## 09-17
==> flow/design.v (excerpt) <==
module systolic_array #(
  parameter integer ARRAY_N               = 4,
  parameter integer ARRAY_M               = 2,
  parameter integer PMAX                  = 8,
  parameter integer PMIN                  = 2,
  parameter integer ACT_WIDTH             = ARRAY_N * PMAX * (PMAX/PMIN),
  parameter integer WGT_WIDTH             = ARRAY_M * ARRAY_N * PMAX * (PMAX/PMIN),
  parameter integer ACCUMULATOR_WIDTH     = 4 * PMAX,
  parameter integer OUT_WIDTH             = ARRAY_M * ACCUMULATOR_WIDTH,
  parameter integer MODE_WIDTH            = $clog2(PMAX/PMIN) * 2
) (
  input  wire                               clk,
  input  wire                               reset,
  input  wire                               out_valid,
  input  wire                               acc_clear,
  input  wire        [ ACT_WIDTH  -1 : 0 ]  activation_in,
  input  wire        [ WGT_WIDTH  -1 : 0 ]  weight_in,
  input  wire        [ MODE_WIDTH -1 : 0 ]  mode,
  output wire        [ OUT_WIDTH  -1 : 0 ]  activation_out,
  output wire                               activation_valid
);
  localparam integer MULT_IN_WIDTH = PMAX * PMAX / PMIN;
  localparam integer MULT_OUT_WIDTH = 2 * PMAX;
  localparam integer ADDER_OUT_WIDTH = 2 * PMAX + $clog2(ARRAY_N);
  localparam integer SYSTOLIC_OUT_WIDTH = ADDER_OUT_WIDTH * ARRAY_M;
  wire        [ OUT_WIDTH          -1 : 0 ]  accumulator_out;
  wire        [ SYSTOLIC_OUT_WIDTH -1 : 0 ]  systolic_out;
  wire        [ ARRAY_M            -1 : 0 ]  systolic_out_valid;
  wire        [ ARRAY_M            -1 : 0 ]  _systolic_out_valid;
  wire        [ ARRAY_M            -1 : 0 ]  systolic_acc_clear;
  wire        [ ARRAY_M            -1 : 0 ]  _systolic_acc_clear;
  genvar n, m;
  generate
  for (m=0; m<ARRAY_M; m=m+1)
  begin: LOOP_INPUT_FORWARD
    for (n=0; n<ARRAY_N; n=n+1)
    begin: LOOP_OUTPUT_FORWARD
      wire        [ MULT_IN_WIDTH   -1 : 0 ] a;          
      wire        [ MULT_IN_WIDTH   -1 : 0 ] b;          
      wire signed [ MULT_OUT_WIDTH  -1 : 0 ] mult_out;   
      wire signed [ ADDER_OUT_WIDTH -1 : 0 ] mac_out;    
  ...
Size: about 9700 cells after synthesis, roughly 340 flip-flops, ~460 I/O pins, roughly 82000 sq um of cells after synthesis.
Settings: LEC_CHECK=0, CAP_MARGIN=20, CORE_ASPECT_RATIO=1.78, CORE_MARGIN=2, CORE_UTILIZATION=72, CTS_CLUSTER_SIZE=100, MAX_ROUTING_LAYER=met4, PLACE_DENSITY_LB_ADDON=0.25, SLEW_MARGIN=35, TNS_END_PERCENT=30; clock period 10.0 ns.
run.sh (not shown) runs the stock make flow with config.mk's settings and CLKGATE_MAP_FILE=.
No final results exist for 09-17, since it was stopped by error GRT-0116 during global routing.
Input changes introduced in 06-24 (baseline for comparison: 09-17):
- SLEW_MARGIN: 35 -> 20
- CORE_UTILIZATION: 72 -> 40
- CTS_CLUSTER_SIZE: 100 -> unset
- PLACE_DENSITY_LB_ADDON: 0.25 -> unset
- MAX_ROUTING_LAYER: met4 -> unset
- CORE_ASPECT_RATIO: 1.78 -> unset
- TNS_END_PERCENT: 30 -> unset
- the clock period (ns, I/O delays scaled along): 10.0 -> 10.9
==> results <==
- 06-24 finished end to end and its layout was clean on timing, DRC and antenna.
- Status(09-17) = ERROR, stage = global routing
- Between 09-17 and 06-24, instance area after placement is lower for 06-24, 09-17 comes in above that.
- Share of the core filled by cells before placement in 06-24 vs 09-17: down 32 points
- Reported for 09-17 and 06-24, count of port buffers added during placement turned out identical to the last digit.
- Comparing 06-24 with 09-17, the number of flip-flops and latches in the synthesized netlist came out essentially unchanged.
- Per the comparison of 06-24 with 09-17, chip area estimate from yosys synthesis barely changed, HPWL after detailed placement climbed 0.77%, simple logic cell fraction of the synthesized area was more or less identical.
- Placeable core region: 06-24 vs 09-17 up about 80%
- The number of rows in the core area of 06-24 exceeds that of 09-17 by about 0.6%.
- Taking 09-17 as the reference, in 06-24 number of resized instances in the post-cts repair step saw a decrease, die area saw an increase.


Starting RTL as in the previous note.
Design systolic_array, start of the top module:
module systolic_array #(
  parameter integer ARRAY_N               = 4,
  parameter integer ARRAY_M               = 2,
  parameter integer PMAX                  = 8,
  parameter integer PMIN                  = 2,
  parameter integer ACT_WIDTH             = ARRAY_N * PMAX * (PMAX/PMIN),
  parameter integer WGT_WIDTH             = ARRAY_M * ARRAY_N * PMAX * (PMAX/PMIN),
  parameter integer ACCUMULATOR_WIDTH     = 4 * PMAX,
  parameter integer OUT_WIDTH             = ARRAY_M * ACCUMULATOR_WIDTH,
  parameter integer MODE_WIDTH            = $clog2(PMAX/PMIN) * 2
) (
  input  wire                               clk,
  input  wire                               reset,
  input  wire                               out_valid,
  input  wire                               acc_clear,
  input  wire        [ ACT_WIDTH  -1 : 0 ]  activation_in,
  input  wire        [ WGT_WIDTH  -1 : 0 ]  weight_in,
  input  wire        [ MODE_WIDTH -1 : 0 ]  mode,
  ...
clock: 13.7 ns
lec_check: 0
cap_margin: 20
cell_pad_in_sites_global_placement: 3
core_aspect_ratio: 1.78
core_margin: 3
core_utilization: 50
cts_cluster_diameter: 164
cts_cluster_size: 100
gpl_timing_driven: 0
max_routing_layer: met4
place_density: 0.47
slew_margin: 35
tns_end_percent: 30
The baseline stopped in 3_1_place_gp_skip_io with GPL-0301.
Next try:
==> flow/config.mk (replaced) <==
export PLATFORM = sky130hd
export DESIGN_NAME = systolic_array
export DESIGN_NICKNAME = systolic_array
export VERILOG_FILES = /design/flow/design.v
export SDC_FILE = /design/flow/constraint.sdc
export NUM_CORES = 4
export LEC_CHECK = 0
export CAP_MARGIN = 20
export CORE_MARGIN = 2
export CORE_UTILIZATION = 67
export SLEW_MARGIN = 20
==> flow/constraint.sdc (replaced) <==
create_clock -name core_clock -period 9.73 [get_ports {clk}]
set_input_delay 1.9460 -clock core_clock [delete_from_list [all_inputs] [get_ports {clk}]]
set_output_delay 1.9460 -clock core_clock [all_outputs]
set_load 0.01 [all_outputs]
What happened: The changed run did not get past 5_1_grt (GRT-0232). Die area decreases by a quarter to a third. Synthesized cell count does not change. Area after synthesis stays the same.
Next try:
--- a/flow/config.mk
+++ b/flow/config.mk
@@ -10 +10,2 @@
-export CORE_UTILIZATION = 67
+export CORE_UTILIZATION = 58
+export SETUP_SLACK_MARGIN = 2.0
==> flow/constraint.sdc (replaced) <==
create_clock -name core_clock -period 7.98 [get_ports {clk}]
set_input_delay 1.5960 -clock core_clock [delete_from_list [all_inputs] [get_ports {clk}]]
set_output_delay 1.5960 -clock core_clock [all_outputs]
set_load 0.01 [all_outputs]
This time the run finished but fails on negative setup slack. Die area rose by 15%. Area after synthesis stays the same. Synthesized cell count stays the same.
Next try:
--- a/flow/config.mk
+++ b/flow/config.mk
@@ -10,2 +10,3 @@
-export CORE_UTILIZATION = 58
-export SETUP_SLACK_MARGIN = 2.0
+export CORE_UTILIZATION = 66
+export CTS_CLUSTER_SIZE = 51
+export SETUP_SLACK_MARGIN = 1.05
==> flow/constraint.sdc (replaced) <==
create_clock -name core_clock -period 10.6 [get_ports {clk}]
set_input_delay 2.1200 -clock core_clock [delete_from_list [all_inputs] [get_ports {clk}]]
set_output_delay 2.1200 -clock core_clock [all_outputs]
set_load 0.01 [all_outputs]
The new run failed in 5_1_grt; die area came out lower by 12%; synthesized cell count is unchanged; area after synthesis is unchanged.
Next try:
--- a/flow/config.mk
+++ b/flow/config.mk
@@ -10,3 +10 @@
-export CORE_UTILIZATION = 66
-export CTS_CLUSTER_SIZE = 51
-export SETUP_SLACK_MARGIN = 1.05
+export CORE_UTILIZATION = 27
==> flow/constraint.sdc (replaced) <==
create_clock -name core_clock -period 10.9 [get_ports {clk}]
set_input_delay 2.1800 -clock core_clock [delete_from_list [all_inputs] [get_ports {clk}]]
set_output_delay 2.1800 -clock core_clock [all_outputs]
set_load 0.01 [all_outputs]
After rerunning: Now the flow produced a clean layout. Synthesized area does not change. Synthesized cell count does not change. Die area came out higher by about 140%.
Next try:
--- a/flow/config.mk
+++ b/flow/config.mk
@@ -10 +10,2 @@
-export CORE_UTILIZATION = 27
+export CORE_UTILIZATION = 71
+export CTS_CLUSTER_SIZE = 100
==> flow/constraint.sdc (replaced) <==
create_clock -name core_clock -period 10.0 [get_ports {clk}]
set_input_delay 2.0000 -clock core_clock [delete_from_list [all_inputs] [get_ports {clk}]]
set_output_delay 2.0000 -clock core_clock [all_outputs]
set_load 0.01 [all_outputs]
After rerunning: This time the run never finished: it broke off in 5_1_grt with GRT-0232; synthesized cell count is unchanged; area after synthesis does not change; die area went down by well over a third.


systolic_array again, from the RTL that the note above started with.
==> flow/config.mk <==
export PLATFORM = sky130hd
export DESIGN_NAME = systolic_array
export DESIGN_NICKNAME = systolic_array
export VERILOG_FILES = /design/flow/design.v
export SDC_FILE = /design/flow/constraint.sdc
export NUM_CORES = 4
export LEC_CHECK = 0
export CAP_MARGIN = 20
export CORE_MARGIN = 2
export CORE_UTILIZATION = 72
export CTS_CLUSTER_SIZE = 36
export SETUP_SLACK_MARGIN = 1.05
export SLEW_MARGIN = 20
==> flow/constraint.sdc <==
create_clock -name core_clock -period 10.6 [get_ports {clk}]
set_input_delay 2.1200 -clock core_clock [delete_from_list [all_inputs] [get_ports {clk}]]
set_output_delay 2.1200 -clock core_clock [all_outputs]
set_load 0.01 [all_outputs]
The first run did not get past global routing (5_1_grt) with GRT-0116.
==> next run, changes <==
- ABC_AREA: not set -> 1
- CTS_CLUSTER_SIZE: 36 -> not set
- PLACE_DENSITY: not set -> 0.38
- SETUP_SLACK_MARGIN: 1.05 -> not set
- TNS_END_PERCENT: not set -> 5
- clock period: 10.6 -> 3.99 ns (I/O delays scaled with it)
The new run never finished: it broke off in clock tree synthesis (4_1_cts) (DPL-0033).
Synthesized cell count climbs by 17%.
Die area climbs by 4.0%.
Synthesized area climbs by about 4%.
==> next run, changes <==
- ABC_AREA: 1 -> not set
- CORE_UTILIZATION: 72 -> 40
- PLACE_DENSITY: 0.38 -> not set
- TNS_END_PERCENT: 5 -> not set
- clock period: 3.99 -> 11.0 ns (I/O delays scaled with it)
After rerunning: The new run completed with no timing, DRC or antenna violations; area after synthesis came out lower by about 4%; die size came out higher by about 70%; synthesized cell count came out lower by about 15%.
==> next run, changes <==
- CORE_UTILIZATION: 40 -> 72
- SETUP_SLACK_MARGIN: not set -> 2.49
- clock period: 11.0 -> 8.61 ns (I/O delays scaled with it)
=> The changed run ended with an error in clock tree synthesis (4_1_cts). Die area falls by 44%. Synthesized cell count does not change. Area after synthesis stays the same.
